== v50 ==
// SOBEL
module  SOBEL(clk,reset,busy,ready,iaddr,idata,cdata_rd,cdata_wr,caddr_rd,caddr_wr,cwr,crd,csel	);
==> flow/config.mk <==
export PLATFORM = sky130hd
export DESIGN_NAME = SOBEL
export DESIGN_NICKNAME = SOBEL
export VERILOG_FILES = /design/flow/design.v
export SDC_FILE = /design/flow/constraint.sdc
export NUM_CORES = 4
export LEC_CHECK = 0
export CAP_MARGIN = 20
export CELL_PAD_IN_SITES_DETAIL_PLACEMENT = 0
export CORE_MARGIN = 2
export CORE_UTILIZATION = 64
export CTS_CLUSTER_DIAMETER = 96
export MAX_ROUTING_LAYER = met4
export MIN_ROUTING_LAYER = met1
export PLACE_DENSITY = 0.8
export SETUP_SLACK_MARGIN = 0.77
export SLEW_MARGIN = 20
==> flow/constraint.sdc <==
create_clock -name core_clock -period 7.41 [get_ports {clk}]
set_input_delay 1.4820 -clock core_clock [delete_from_list [all_inputs] [get_ports {clk}]]
set_output_delay 1.4820 -clock core_clock [all_outputs]
set_load 0.01 [all_outputs]
run.sh (not shown) runs the stock make flow with config.mk's settings and CLKGATE_MAP_FILE=.
Every stage of v50 finished as expected; the final checks, on the other hand, flagged setup timing, which means the layout fails.
The inputs of v53 differ from those of v50 as listed below.
==> flow/config.mk <==
export PLATFORM = sky130hd
export DESIGN_NAME = SOBEL
export DESIGN_NICKNAME = SOBEL
export VERILOG_FILES = /design/flow/design.v
export SDC_FILE = /design/flow/constraint.sdc
export NUM_CORES = 4
export LEC_CHECK = 0
export CAP_MARGIN = 20
export CORE_MARGIN = 2
export CORE_UTILIZATION = 65
export MAX_ROUTING_LAYER = met4
export SETUP_SLACK_MARGIN = 1.51
export SLEW_MARGIN = 20
==> flow/constraint.sdc <==
create_clock -name core_clock -period 10.1 [get_ports {clk}]
set_input_delay 2.0200 -clock core_clock [delete_from_list [all_inputs] [get_ports {clk}]]
set_output_delay 2.0200 -clock core_clock [all_outputs]
set_load 0.01 [all_outputs]
### Flow results
Going from v50 to v53, area of the chip shrinks by about 1.5%. v53 finished all stages; the layout is clean. Sort v53 and v50 by transition at the pin with the smallest max-transition slack, ascending, and v50 comes first. Diff v50 -> v53: number of vias after detailed routing fell about 4.4%, routed length per placed instance now larger. Start point of the critical path: count_iaddr[11] -> v53, count_iaddr[13] -> v50.
Inputs modified between v53 and v22:
--- a/flow/config.mk
+++ b/flow/config.mk
@@ -7,7 +7,6 @@
 export LEC_CHECK = 0
+export ABC_AREA = 1
 export CAP_MARGIN = 20
 export CORE_MARGIN = 2
-export CORE_UTILIZATION = 65
-export MAX_ROUTING_LAYER = met4
-export SETUP_SLACK_MARGIN = 1.51
+export CORE_UTILIZATION = 68
 export SLEW_MARGIN = 20
==> flow/constraint.sdc <==
create_clock -name core_clock -period 7.38 [get_ports {clk}]
set_input_delay 1.4760 -clock core_clock [delete_from_list [all_inputs] [get_ports {clk}]]
set_output_delay 1.4760 -clock core_clock [all_outputs]
set_load 0.01 [all_outputs]
v22: all stages done; final checks FAILED (setup timing). v22 against v53: sequential cell area share went down; number of vias in the routed layout went up. Measured against each other, v53 and v22 differ in met2 layer usage reported by global route, the higher figure coming from v22.
[inputs] v28 vs v22
--- a/flow/config.mk
+++ b/flow/config.mk
@@ -7,6 +7,5 @@
 export LEC_CHECK = 0
-export ABC_AREA = 1
 export CAP_MARGIN = 20
 export CORE_MARGIN = 2
-export CORE_UTILIZATION = 68
+export CORE_UTILIZATION = 66
 export SLEW_MARGIN = 20
==> flow/constraint.sdc <==
create_clock -name core_clock -period 7.95 [get_ports {clk}]
set_input_delay 1.5900 -clock core_clock [delete_from_list [all_inputs] [get_ports {clk}]]
set_output_delay 1.5900 -clock core_clock [all_outputs]
set_load 0.01 [all_outputs]
Findings:
- Looking at area of the chip across v28 and v22, the one that comes out higher is v22.
- The setup slack of v28 is larger than that of v22.
- v28 -> stages 100% | layout checks FAIL | setup timing
- Taking v22 as the reference, in v28 met1 usage up 4.5 points; critical path depth down about 50%; area growth from synthesis to final layout down 3.3 points.
> inputs changed (v28 -> v39)
--- a/flow/config.mk
+++ b/flow/config.mk
@@ -8,4 +8,5 @@
 export CAP_MARGIN = 20
+export CORE_ASPECT_RATIO = 0.5
 export CORE_MARGIN = 2
-export CORE_UTILIZATION = 66
+export CORE_UTILIZATION = 62
 export SLEW_MARGIN = 20
==> flow/constraint.sdc <==
create_clock -name core_clock -period 4.47 [get_ports {clk}]
set_input_delay 0.8940 -clock core_clock [delete_from_list [all_inputs] [get_ports {clk}]]
set_output_delay 0.8940 -clock core_clock [all_outputs]
set_load 0.01 [all_outputs]
[summary]
- Although v39 finished all stages, its layout failed final checks on setup timing.
- Post-layout minimum cycle time: v28 and v39 compared, lower one is v39
- Looking at setup skew after layout, v39 sits 0.010 ns above v28.
- The final reports for v39 and v28 show fraction of met1 tracks used by global routing higher in the former.
- In the reports for v28 and v39, the larger first-iteration DRC count belongs to v39.
- [compare] base=v28 new=v39: clock transition at the register clock pins on the worst setup and hold paths after CTS ~0 delta, via count of the first global-routing pass up 1991, final hold slack went up by 0.0041 ns.

========
Starting RTL as in the previous note.
==> flow/config.mk <==
export PLATFORM = sky130hd
export DESIGN_NAME = SOBEL
export DESIGN_NICKNAME = SOBEL
export VERILOG_FILES = /design/flow/design.v
export SDC_FILE = /design/flow/constraint.sdc
export NUM_CORES = 4
export LEC_CHECK = 0
export ABC_AREA = 1
export CAP_MARGIN = 0
export CELL_PAD_IN_SITES_DETAIL_PLACEMENT = 0
export CELL_PAD_IN_SITES_GLOBAL_PLACEMENT = 0
export CORE_MARGIN = 5
export CORE_UTILIZATION = 40
export CTS_CLUSTER_DIAMETER = 300
export GPL_TIMING_DRIVEN = 1
export MAX_ROUTING_LAYER = met4
export MIN_ROUTING_LAYER = met1
export PLACE_DENSITY_LB_ADDON = 0.28
export SETUP_SLACK_MARGIN = 2.82
export SLEW_MARGIN = 35
export TNS_END_PERCENT = 90
==> flow/constraint.sdc <==
create_clock -name core_clock -period 9.6 [get_ports {clk}]
set_input_delay 1.9200 -clock core_clock [delete_from_list [all_inputs] [get_ports {clk}]]
set_output_delay 1.9200 -clock core_clock [all_outputs]
set_load 0.01 [all_outputs]
The first run completed with no timing, DRC or antenna violations.
Edit:
- ABC_AREA: 1 -> not set
- CAP_MARGIN: 0 -> 20
- CELL_PAD_IN_SITES_DETAIL_PLACEMENT: 0 -> not set
- CELL_PAD_IN_SITES_GLOBAL_PLACEMENT: 0 -> not set
- CORE_MARGIN: 5 -> 2
- CORE_UTILIZATION: 40 -> 26
- CTS_CLUSTER_DIAMETER: 300 -> not set
- GPL_TIMING_DRIVEN: 1 -> not set
- MAX_ROUTING_LAYER: met4 -> not set
- MIN_ROUTING_LAYER: met1 -> not set
- PLACE_DENSITY_LB_ADDON: 0.28 -> not set
- SETUP_SLACK_MARGIN: 2.82 -> not set
- SLEW_MARGIN: 35 -> 25
- TNS_END_PERCENT: 90 -> not set
What happened: The new run finished with timing, DRC and antenna clean; first-iteration DRC count is lower by roughly a tenth; final area is lower by roughly a tenth; worst hold slack is worse by 0.0051 ns; non-clock buffer count is lower by 32; sequential share of layout area is higher by 2.3 points; cell count is lower by a little under a tenth; worst setup slack is worse by 0.82 ns.

========
SOBEL again, from the RTL that the note above started with.
export LEC_CHECK = 0
export CAP_MARGIN = 20
export CORE_MARGIN = 7
export CORE_UTILIZATION = 58
export CTS_CLUSTER_DIAMETER = 393
export CTS_CLUSTER_SIZE = 95
export PLACE_DENSITY = 0.35
export SLEW_MARGIN = 20
export TNS_END_PERCENT = 10
create_clock -name core_clock -period 9.6 [get_ports {clk}]
Then changed:
Settings changed: CORE_MARGIN 7 to 2, CORE_UTILIZATION 58 to 22, CTS_CLUSTER_DIAMETER 393 to not set, CTS_CLUSTER_SIZE 95 to not set, PLACE_DENSITY 0.35 to not set, TNS_END_PERCENT 10 to not set.
Clock period 9.6 ns to 9.3 ns, I/O delays scaled along.
What happened: Worst setup slack loses 0.23 ns; hold slack barely changes; via count goes up by a few percent; register-to-register slack loses 0.23 ns; clock skew decreases by 0.0042 ns.
Then changed:
Settings changed: CORE_UTILIZATION 22 to 72, PLACE_DENSITY set to 0.81.
Clock period 9.3 ns to 8.66 ns, I/O delays scaled along.
After rerunning:
- This time the run finished but failed the layout checks on setup timing
- die size drops by about 70%
- via count came out higher by 21%
- flip-flop count does not change
- core utilization rises by 64 points
Then changed:
Settings changed: CORE_UTILIZATION 72 to 40, PLACE_DENSITY 0.81 to not set.
Clock period 8.66 ns to 9.6 ns, I/O delays scaled along.
Effect: This time the run completed without violations. Cell area falls by 6.3%. Clock skew hardly moves. Cell count is higher by 3.5%. Worst setup slack improved by 1.1 ns. Routed wire length is lower by 28%.

========
Starting RTL as in the previous note.
## SOBEL
module  SOBEL(clk,reset,busy,ready,iaddr,idata,cdata_rd,cdata_wr,caddr_rd,caddr_wr,cwr,crd,csel	);
	input clk,reset;
	input ready;
	input [7:0] idata;
	input [7:0] cdata_rd;
	output reg busy;
	output reg [16:0] iaddr;
	output reg [7:0] cdata_wr;
	output [15:0] caddr_rd;
	output reg [15:0] caddr_wr;
	output reg cwr;
	output crd;
	output reg [1:0] csel;
	assign caddr_rd = 16'd0;
	assign crd = 1'b0;
	localparam IDLE = 2'd0, READ = 2'd1, WRITE = 2'd2, DONE = 2'd3;
	reg [1:0] state;
	reg [3:0] count;
	reg [16:0] count_iaddr;    
	reg [16:0] w_count;        
	reg [71:0] pixel_value;    
	reg [7:0] sobel_x;
	wire [71:0] win = {idata, pixel_value[63:0]};
	wire [7:0] p0 = win[7:0],   p1 = win[15:8],  p2 = win[23:16];
	wire [7:0] p3 = win[31:24], p5 = win[47:40];
	wire [7:0] p6 = win[55:48], p7 = win[63:56], p8 = win[71:64];
	wire signed [11:0] gx = $signed({4'b0, p0}) + $signed({3'b0, p3, 1'b0}) + $signed({4'b0, p6})
	                      - $signed({3'b0, p5, 1'b0}) - $signed({4'b0, p2}) - $signed({4'b0, p8});
	wire signed [11:0] gy_r = $signed({4'b0, pixel_value[7:0]}) + $signed({3'b0, pixel_value[15:8], 1'b0}) + $signed({4'b0, pixel_value[23:16]})
	                        - $signed({3'b0, pixel_value[63:56], 1'b0}) - $signed({4'b0, pixel_value[55:48]}) - $signed({4'b0, pixel_value[71:64]});
	function [7:0] clamp(input signed [11:0] v);
		if (v > 255) clamp = 8'd255;
		else if (v < 0) clamp = 8'd0;
		else clamp = v[7:0];
	endfunction
	wire [8:0] temp_combine = sobel_x + cdata_wr + 9'd1;
	always @(posedge clk)
	begin
		if (reset) begin
			state <= IDLE;
			busy <= 1'b0;
			cwr <= 1'b0;
			csel <= 2'b00;
			count <= 4'd0;
			iaddr <= 17'd0;
			count_iaddr <= 17'd0;
			w_count <= 17'd0;
			caddr_wr <= 16'd0;
			cdata_wr <= 8'd0;
		end
		else begin
			case (state)
			IDLE: begin
				if (ready) begin
					busy <= 1'b1;
					state <= READ;
					count <= 4'd0;
					count_iaddr <= 17'd0;
					iaddr <= 17'd0;
					w_count <= 17'd0;
				end
			end
			READ: begin
				pixel_value[count*8 +: 8] <= idata;
				if (count == 4'd8) begin
					cwr <= 1'b1;
					csel <= 2'b01;
					cdata_wr <= clamp(gx);
					sobel_x <= clamp(gx);
					caddr_wr <= w_count[15:0];
					state <= WRITE;
				end
				else begin
					if (count == 4'd2 || count == 4'd5)
						iaddr <= iaddr + 17'd256;
  ...
clock: 4.47 ns
lec_check: 0
abc_area: 1
cap_margin: 20
core_aspect_ratio: 1.46
core_margin: 2
core_utilization: 62
cts_cluster_diameter: 75
slew_margin: 20
The starting point produced a layout that fails on setup timing.
Change:
CORE_ASPECT_RATIO = default   (was 1.46)
CORE_UTILIZATION = 60   (was 62)
CTS_CLUSTER_DIAMETER = default   (was 75)
clock period = 8.57 ns   (was 4.47 ns; I/O delays follow)
This time the run completed with no timing, DRC or antenna violations.
Global-route usage came out lower by 5.6 points.
Clock skew came out lower by 4.4 ps.
Via count came out lower by a little under a tenth.
Flip-flop count does not change.
Change:
ABC_AREA = default   (was 1)
CORE_UTILIZATION = 59   (was 60)
clock period = 5.18 ns   (was 8.57 ns; I/O delays follow)
After rerunning: This time the run ran to the end with violations: setup timing; critical path depth falls by 21.
